== run 1 ==
==> flow/design.v (excerpt) <==
module drum_grid
(input clock,
 input reset,                      
 input  [3*3*18-1:0] u_hit,        
 output [3*3*18-1:0] u_out         
);
For scale: ~20000 cells after synthesis, about 490 flip-flops, ~330 I/O pins, ~190000 um^2 of cells after synthesis.
clock: 35.2 ns
lec_check: 0
cap_margin: 20
cell_pad_in_sites_global_placement: 2
core_margin: 2
core_utilization: 25
gpl_timing_driven: 0
max_routing_layer: met5
place_density_lb_addon: 0.01
setup_slack_margin: -2.0
slew_margin: 20
tns_end_percent: 75
run.sh (not shown) runs the stock make flow with config.mk's settings and CLKGATE_MAP_FILE=.
#### Input delta (run 2 over run 1)
Settings: SETUP_SLACK_MARGIN: -2.0 -> 5.0; CTS_CLUSTER_SIZE: unset -> 15; PLACE_DENSITY_LB_ADDON: 0.01 -> unset; CORE_UTILIZATION: 25 -> 70; GPL_TIMING_DRIVEN: 0 -> 1; CELL_PAD_IN_SITES_GLOBAL_PLACEMENT: 2 -> unset; the clock period (ns, I/O delays scaled along): 35.2 -> 16.1.
### Flow results
Tool error GRT-0116 stopped run 2 during 5_1_grt; no final results.
Run 1 was carried through to the last stage, and its layout satisfied the timing, design-rule and antenna checks.
Of run 1 and run 2, the run reporting the higher maximum count of clock buffers along a single path was run 1.
Going from run 1 to run 2, die size shows a reduction of 64%; number of setup buffers added after CTS now sits higher; final weighted congestion of routability-driven global placement saw an increase.
Here is what was changed in the inputs of run 3 compared with run 2.
Settings: removing MAX_ROUTING_LAYER (formerly met5); removing SETUP_SLACK_MARGIN (formerly 5.0); changing CORE_UTILIZATION from 70 to 25; removing GPL_TIMING_DRIVEN (formerly 1); removing TNS_END_PERCENT (formerly 75); removing CTS_CLUSTER_SIZE (formerly 15); changing the clock period (ns, I/O delays scaled along) from 16.1 to 24.3.
- Run 3: flow completed, timing, DRC and antenna clean
- Delta(post-CTS repair timing setup buffer count, run 3 - run 2) < 0
- Standard cell core area: run 3 vs run 2 up about 180%
- Comparing run 2 against run 3, there is no change at all in number of primary I/O pins.
- Compared with run 2, run 3 improves post-DP HPWL.
- From run 3 to run 2, area after synthesis did not move at all.
- Area of placed instances, run 3 vs run 2: down by more than 10%
- Summary: overall die area, run 3 worse than run 2
- Run 3 ends up with lower global placer's final weighted congestion than run 2 does.
--- input diff run 3..run 4 ---
Settings: changing CORE_UTILIZATION from 25 to 71; changing the clock period (ns, I/O delays scaled along) from 24.3 to 20.5.
Results
- [compare] base=run 3 new=run 4: minimum setup slack in the final design now smaller, final design area excluding fillers rose by about 3.5%, final standard cell count with taps included and fillers excluded lost about 18%, clock skew shows a reduction of 0.046 ns.
- Against run 3, worst slack after detailed placement in run 4 came out worse.
- Cmp run 3 and run 4 / wire length / higher: run 3
- Summary of run 3 and run 4: one run falls short of a clean finish, namely run 4.
- Ran to the end and failed final checks on setup timing: run 4.
- Worst slew margin relative to its limit ends up higher on run 3.
- Critical path depth delta for run 4 relative to run 3: 4 higher

* * *

The RTL this note starts from:
==> flow/design.v <==
module signed_mult_1_17 (out, a, b);
	output 	signed  [17:0]	out;
	input 	signed	[17:0] 	a;
	input 	signed	[17:0] 	b;
	wire 	signed	[35:0]	mult_out;
	assign mult_out = a * b;
	assign out = {mult_out[35], mult_out[33:17]};
endmodule
module OneNode(output signed [17:0] u_2_mid,    
	       input clock,		        
	       input reset,		        
	       input signed [17:0] u_hit_mid,   
	       input signed [17:0] u_1_right,   
	       input signed [17:0] u_1_left,     
	       input signed [17:0] u_1_up,      
	       input signed [17:0] u_1_down    
);  
    reg signed [17:0] u_0_mid_temp;		 
    reg signed [17:0] u_1_mid_temp, u_1_right_temp, u_1_left_temp, u_1_up_temp, u_1_down_temp; 
    wire signed [17:0] temp1,temp2, temp3, temp4;
    parameter [17:0] rho = (1<<17)/20; 
    parameter [17:0] eta = (999<<17)/1000;
    always @ (posedge clock) 
    begin
	if (reset == 0)
	begin
	    u_1_mid_temp = u_hit_mid; 
	    u_0_mid_temp = u_1_mid_temp; 
	    u_1_right_temp = 0; 
	    u_1_left_temp = 0;
	    u_1_up_temp = 0;
	    u_1_down_temp = 0;
   	end
        else
	begin
	    u_0_mid_temp = u_1_mid_temp;  
            u_1_mid_temp = u_2_mid;	   
	    u_1_right_temp = u_1_right;   
	    u_1_left_temp = u_1_left;	   
	    u_1_up_temp = u_1_up;         
	    u_1_down_temp = u_1_down;     
	end
    end
    assign  temp1 = u_1_up_temp + u_1_down_temp + u_1_right_temp + u_1_left_temp - (u_1_mid_temp<<<2);
    signed_mult_1_17 mult_1(.out(temp2),
			    .a(temp1),
                            .b(rho)); 
    assign  temp4 = temp2 + (u_1_mid_temp<<<1) - temp3;
    signed_mult_1_17 mult_2(.out(temp3),
			    .a(u_0_mid_temp),
                            .b(eta)); 
    signed_mult_1_17 mult_3(.out(u_2_mid),
			    .a(temp4),
                            .b(eta)); 
endmodule
module multNodes
#(parameter SIZE = 10)
(output signed [SIZE*SIZE*18-1:0] u_2_mid,    
 input clock,
 input reset,		        
 input signed [SIZE*SIZE*18-1:0] u_hit_mid,   
 input signed [SIZE*SIZE*18-1:0] u_1_right,   
 input signed [SIZE*SIZE*18-1:0] u_1_left,     
 input signed [SIZE*SIZE*18-1:0] u_1_up,      
 input signed [SIZE*SIZE*18-1:0] u_1_down     
);
    genvar i,j,k;
    generate
	for (k = 1; k < SIZE-1; k = k + 1) begin: side
		OneNode nodeUp(.u_2_mid(u_2_mid[(((0)*SIZE+(k))*18) +: 18]),
			       .clock(clock),
		               .reset(reset),
	                       .u_hit_mid(u_hit_mid[(((0)*SIZE+(k))*18) +: 18]),
	                       .u_1_right(u_1_right[(((0)*SIZE+(k+1))*18) +: 18]),
	                       .u_1_left(u_1_left[(((0)*SIZE+(k-1))*18) +: 18]),
	                       .u_1_up(18'sd0),
	       	               .u_1_down(u_1_down[(((1)*SIZE+(k))*18) +: 18]));
		OneNode nodeDown(.u_2_mid(u_2_mid[(((SIZE-1)*SIZE+(k))*18) +: 18]),
			         .clock(clock),
		                 .reset(reset),
	                         .u_hit_mid(u_hit_mid[(((SIZE-1)*SIZE+(k))*18) +: 18]),
	                         .u_1_right(u_1_right[(((SIZE-1)*SIZE+(k+1))*18) +: 18]),
	                         .u_1_left(u_1_left[(((SIZE-1)*SIZE+(k-1))*18) +: 18]),
	                         .u_1_up(u_1_up[(((SIZE-2)*SIZE+(k))*18) +: 18]),
	       	                 .u_1_down(18'sd0));
		OneNode nodeLeft(.u_2_mid(u_2_mid[(((k)*SIZE+(0))*18) +: 18]),
			         .clock(clock),
		                 .reset(reset),
	                         .u_hit_mid(u_hit_mid[(((k)*SIZE+(0))*18) +: 18]),
	                         .u_1_right(u_1_right[(((k)*SIZE+(1))*18) +: 18]),
	                         .u_1_left(18'sd0),
	                         .u_1_up(u_1_up[(((k-1)*SIZE+(0))*18) +: 18]),
	       	                 .u_1_down(u_1_down[(((k+1)*SIZE+(0))*18) +: 18]));
		OneNode nodeRight(.u_2_mid(u_2_mid[(((k)*SIZE+(SIZE-1))*18) +: 18]),
			         .clock(clock),
		                 .reset(reset),
	                         .u_hit_mid(u_hit_mid[(((k)*SIZE+(SIZE-1))*18) +: 18]),
	                         .u_1_right(18'sd0),
	                         .u_1_left(u_1_left[(((k)*SIZE+(SIZE-2))*18) +: 18]),
	                         .u_1_up(u_1_up[(((k+1)*SIZE+(SIZE-1))*18) +: 18]),
	       	                 .u_1_down(u_1_down[(((k-1)*SIZE+(SIZE-1))*18) +: 18]));
	end
    endgenerate
    generate
	for (k = 0; k < SIZE; k = k + 10) begin: corner
		OneNode UpLeftCorner(.u_2_mid(u_2_mid[(((0)*SIZE+(k))*18) +: 18]),
			             .clock(clock),
		                     .reset(reset),
	                             .u_hit_mid(u_hit_mid[(((0)*SIZE+(k))*18) +: 18]),
	                             .u_1_right(u_1_right[(((0)*SIZE+(k+1))*18) +: 18]),
	                             .u_1_left(18'sd0),
	                             .u_1_up(18'sd0),
	       	                     .u_1_down(u_1_down[(((1)*SIZE+(k))*18) +: 18]));
		OneNode UpRightCorner(.u_2_mid(u_2_mid[(((k)*SIZE+(SIZE-1))*18) +: 18]),
			             .clock(clock),
		                     .reset(reset),
	                             .u_hit_mid(u_hit_mid[(((k)*SIZE+(SIZE-1))*18) +: 18]),
	                             .u_1_right(18'sd0),
	                             .u_1_left(u_1_left[(((k)*SIZE+(SIZE-2))*18) +: 18]),
	                             .u_1_up(18'sd0),
	       	                     .u_1_down(u_1_down[(((k+1)*SIZE+(SIZE-1))*18) +: 18]));
		OneNode DownLeftCorner(.u_2_mid(u_2_mid[(((SIZE-1)*SIZE+(k))*18) +: 18]),
			               .clock(clock),
		                       .reset(reset),
	                               .u_hit_mid(u_hit_mid[(((SIZE-1)*SIZE+(k))*18) +: 18]),
	                               .u_1_right(u_1_right[(((SIZE-1)*SIZE+(k+1))*18) +: 18]),
	                               .u_1_left(18'sd0),
	                               .u_1_up(u_1_up[(((SIZE-2)*SIZE+(k))*18) +: 18]),
	       	                      .u_1_down(18'sd0));
		OneNode DownRightCorner(.u_2_mid(u_2_mid[(((SIZE-1)*SIZE+(SIZE-1))*18) +: 18]),
			                .clock(clock),
		                        .reset(reset),
	                                .u_hit_mid(u_hit_mid[(((SIZE-1)*SIZE+(SIZE-1))*18) +: 18]),
	                                .u_1_right(18'sd0),
	                                .u_1_left(u_1_left[(((SIZE-1)*SIZE+(SIZE-2))*18) +: 18]),
	                                .u_1_up(u_1_up[(((SIZE-2)*SIZE+(SIZE-1))*18) +: 18]),
	       	                        .u_1_down(18'sd0));
	end
    endgenerate
    generate
	for (i = 1; i < SIZE-1; i = i + 1) begin: row
	    for (j = 1; j < SIZE-1; j = j + 1) begin: col
		OneNode node(.u_2_mid(u_2_mid[(((i)*SIZE+(j))*18) +: 18]),
			     .clock(clock),
		             .reset(reset),
	                     .u_hit_mid(u_hit_mid[(((i)*SIZE+(j))*18) +: 18]),
	                     .u_1_right(u_1_right[(((i)*SIZE+(j+1))*18) +: 18]),
	                     .u_1_left(u_1_left[(((i)*SIZE+(j-1))*18) +: 18]),
	                     .u_1_up(u_1_up[(((i-1)*SIZE+(j))*18) +: 18]),
	       	             .u_1_down(u_1_down[(((i+1)*SIZE+(j))*18) +: 18]));
	    end
	end
    endgenerate
endmodule
module drum_grid
(input clock,
 input reset,                      
 input  [3*3*18-1:0] u_hit,        
 output [3*3*18-1:0] u_out         
);
    localparam SIZE = 3;
    wire signed [SIZE*SIZE*18-1:0] u_2_mid;
    multNodes #(.SIZE(SIZE)) grid(.u_2_mid(u_2_mid),
		  .clock(clock),
 	          .reset(reset),
 	          .u_hit_mid(u_hit),
 	          .u_1_right(u_2_mid),
 	          .u_1_left(u_2_mid),
 	          .u_1_up(u_2_mid),
 	          .u_1_down(u_2_mid));
    assign u_out = u_2_mid;
endmodule
clock: 24.3 ns
lec_check: 0
cap_margin: 20
core_margin: 2
core_utilization: 67
gpl_timing_driven: 1
max_routing_layer: met5
setup_slack_margin: 5.0
slew_margin: 20
tns_end_percent: 75
Next try:
Settings changed: ABC_AREA from default to 1, CORE_UTILIZATION 67 to 72, CTS_CLUSTER_SIZE from default to 86, PLACE_DENSITY_LB_ADDON from default to 0.08.
Clock period 24.3 ns to 17.9 ns, I/O delays scaled along.
With this change the flow died in global routing (GRT-0232); die area decreases by 2.8%; synthesized area increases by 4.4%; synthesized cell count increases by 16%.
Next try:
Settings changed: ABC_AREA 1 to default, CORE_UTILIZATION 72 to 40, CTS_CLUSTER_SIZE 86 to default, GPL_TIMING_DRIVEN 1 to default, MAX_ROUTING_LAYER met5 to default, PLACE_DENSITY_LB_ADDON 0.08 to default, SETUP_SLACK_MARGIN 5.0 to default, TNS_END_PERCENT 75 to default.
Clock period 17.9 ns to 24.3 ns, I/O delays scaled along.
This time the run produced a clean layout. Synthesized cell count came out lower by 14%. Area after synthesis fell by 4.2%. Die area climbs by 72%.
Next try:
Settings changed: ABC_AREA from default to 1, CORE_UTILIZATION 40 to 72, CTS_CLUSTER_DIAMETER from default to 209, PLACE_DENSITY_LB_ADDON from default to 0.08.
Clock period 24.3 ns to 14.2 ns, I/O delays scaled along.
What happened: With this change the flow stopped in clock tree synthesis with DPL-0033; synthesized cell count rises by 16%; die area drops by 42%; synthesized area went up by 4.4%.
Next try:
Settings changed: ABC_AREA 1 to default, CORE_UTILIZATION 72 to 71, CTS_CLUSTER_DIAMETER 209 to default, PLACE_DENSITY_LB_ADDON 0.08 to default, SETUP_SLACK_MARGIN from default to 2.79.
Clock period 14.2 ns to 21.8 ns, I/O delays scaled along.
- This time the run completed with no timing, DRC or antenna violations
- area after synthesis came out lower by a few percent
- die size falls by a few percent
- synthesized cell count falls by roughly a tenth
Next try:
Settings changed: CAP_MARGIN 20 to 35, CORE_UTILIZATION 71 to 62, PLACE_DENSITY_LB_ADDON from default to 0.09, SETUP_SLACK_MARGIN 2.79 to default.
Clock period 21.8 ns to 14.7 ns, I/O delays scaled along.
After rerunning: Now the flow ran to the end with violations: negative setup slack; worst setup slack gets worse by 5.4 ns; sequential cell count does not change; wire length rises by roughly a tenth; final cell count goes up by about a fifth; first-iteration DRC count shrinks by a few percent; sequential share of layout area shrinks by 0.65 points; synthesized cell count does not change.
